==> inputs of cedar <==
==> flow/design.v (excerpt) <==
module decode(
	clk		,
	rst_n		,
	data_in	,
	data_out	
	);
	input clk;
	input rst_n;
	input [1:0] data_in;	 
	output reg data_out;
	wire [1:0] dis_00,dis_01,dis_10,dis_11;
	wire [31:0] add_1,add_2,add_3,add_4,add_5,add_6,add_7,add_8;
	reg [9:0]	path_s0,path_s1,path_s2,path_s3;   
	reg [31:0]	dis_s0,dis_s1,dis_s2,dis_s3;
	reg [19:0]count_clear;
	assign dis_00=data_in[1]+data_in[0];
	assign dis_01=data_in[1]+(data_in[0]^1'b1);
	assign dis_10=(data_in[1]^1'b1)+data_in[0];
	assign dis_11=(data_in[1]^1'b1)+(data_in[0]^1'b1);
	always @(posedge clk or negedge rst_n)
		if (rst_n==1'b0)
			count_clear<=20'b0;
		else if (count_clear>=20'd50000)
			count_clear<=20'b0;
		else
			count_clear<=count_clear+1'b1;
	assign add_1=dis_00+dis_s0;  
	assign add_2=dis_11+dis_s2;
	always @(posedge clk or negedge rst_n)
	begin
		if (rst_n==1'b0) 
			begin
				path_s0=10'b0;
				dis_s0=32'b0;
			end
		else if (count_clear==20'd50000)
			begin
				path_s0=10'b0;
				dis_s0=32'b0;
			end
		else if (add_1<=add_2)
			begin
				path_s0<={path_s0[8:0],1'b0};
				dis_s0<=add_1;
			end
		else 
			begin
				path_s0<={path_s2[8:0],1'b0};
				dis_s0<=add_2;
			end
	end
	assign add_3=dis_11+dis_s0;
	assign add_4=dis_00+dis_s2;
	always @(posedge clk or negedge rst_n)
	begin
		if (rst_n==1'b0) 
			begin
				path_s1=10'b0;
				dis_s1=32'b0;
			end
		else if (count_clear==20'd50000)
			begin
				path_s1=10'b0;
				dis_s1=32'b0;
			end
		else if (add_3<=add_4)
			begin
				path_s1<={path_s0[8:0],1'b1};
				dis_s1<=add_3;
			end
		else 
			begin
				path_s1<={path_s2[8:0],1'b1};
				dis_s1<=add_4;
			end
	end
	assign add_5=dis_01+dis_s1;
	assign add_6=dis_10+dis_s3;
	always @(posedge clk or negedge rst_n)
	begin
		if (rst_n==1'b0)
			begin
				path_s2=10'b0;
				dis_s2=32'b0;
			end
		else if (count_clear==20'd50000)
			begin
				path_s2=10'b0;
				dis_s2=32'b0;
			end
		else if (add_5<=add_6)
			begin
				path_s2<={path_s1[8:0],1'b0};
				dis_s2<=add_5;
			end
		else 
			begin
				path_s2<={path_s3[8:0],1'b0};
				dis_s2<=add_6;
			end
  ...
clock: 4.84 ns
lec_check: 0
cap_margin: 20
core_margin: 2
core_utilization: 71
cts_cluster_diameter: 380
place_density: 0.64
slew_margin: 20
run.sh (not shown) runs the stock make flow with config.mk's settings and CLKGATE_MAP_FILE=.
==> yarrow (differences from cedar) <==
ABC_AREA = 0   (was unset)
CORE_UTILIZATION = 72   (was 71)
CTS_CLUSTER_DIAMETER = unset   (was 380)
HOLD_SLACK_MARGIN = -0.08   (was unset)
PLACE_DENSITY = 0.67   (was 0.64)
SETUP_SLACK_MARGIN = 0.98   (was unset)
==> flow/constraint.sdc (replaced) <==
create_clock -name core_clock -period 6.0 [get_ports {clk}]
set_input_delay 1.2000 -clock core_clock [delete_from_list [all_inputs] [get_ports {clk}]]
set_output_delay 1.2000 -clock core_clock [all_outputs]
set_load 0.01 [all_outputs]
==> results <==
- cedar stopped in global routing with GRT-0232. yarrow passed the timing, DRC and antenna checks.
- In cedar the die size is higher than in yarrow, by about 1.4%.
- Synthesized cell count is the same in cedar and yarrow.
- Area after synthesis is the same in cedar and yarrow.

==> inputs of harbor <==
decode again, from the RTL that the note above started with.
clock: 6.0 ns
lec_check: 0
cap_margin: 20
core_aspect_ratio: 0.87
core_margin: 9
core_utilization: 61
cts_cluster_diameter: 397
cts_cluster_size: 98
place_density: 0.39
setup_slack_margin: -0.14
slew_margin: 40
tns_end_percent: 25
==> sierra (differences from harbor) <==
- CORE_ASPECT_RATIO: 0.87 -> default
- CORE_MARGIN: 9 -> 2
- CORE_UTILIZATION: 61 -> 66
- CTS_CLUSTER_DIAMETER: 397 -> default
- CTS_CLUSTER_SIZE: 98 -> default
- PLACE_DENSITY: 0.39 -> 0.6
- SETUP_SLACK_MARGIN: -0.14 -> default
- SLEW_MARGIN: 40 -> 20
- TNS_END_PERCENT: 25 -> default
==> flow/constraint.sdc (replaced) <==
create_clock -name core_clock -period 4.84 [get_ports {clk}]
set_input_delay 0.9680 -clock core_clock [delete_from_list [all_inputs] [get_ports {clk}]]
set_output_delay 0.9680 -clock core_clock [all_outputs]
set_load 0.01 [all_outputs]
==> results.json <==
{
  "place_hpwl_mm": 56.47,
  "fin_ws_ns": -0.2128,
  "status": "complete, but fails checks",
  "failed_checks": "setup timing",
  "setup_violations": 53,
  "gr-usage-all-layers_pct": 50.43,
  "initial_core_util_pct": 67.21,
  "use_met1_pct": 59.98
}
The numbers above come from sierra.

==> results.json <==
{
  "use_met1_pct": 45.13,
  "comb_area_share_pct": 66.03,
  "cp.required_ns": 4.80,
  "initial_core_util_pct": 62.26,
  "gr-usage-all-layers_pct": 33.46,
  "status": "no timing/DRC/antenna violations",
  "setup_violations": 0,
  "place_hpwl_mm": 51.67
}
The numbers above come from harbor.

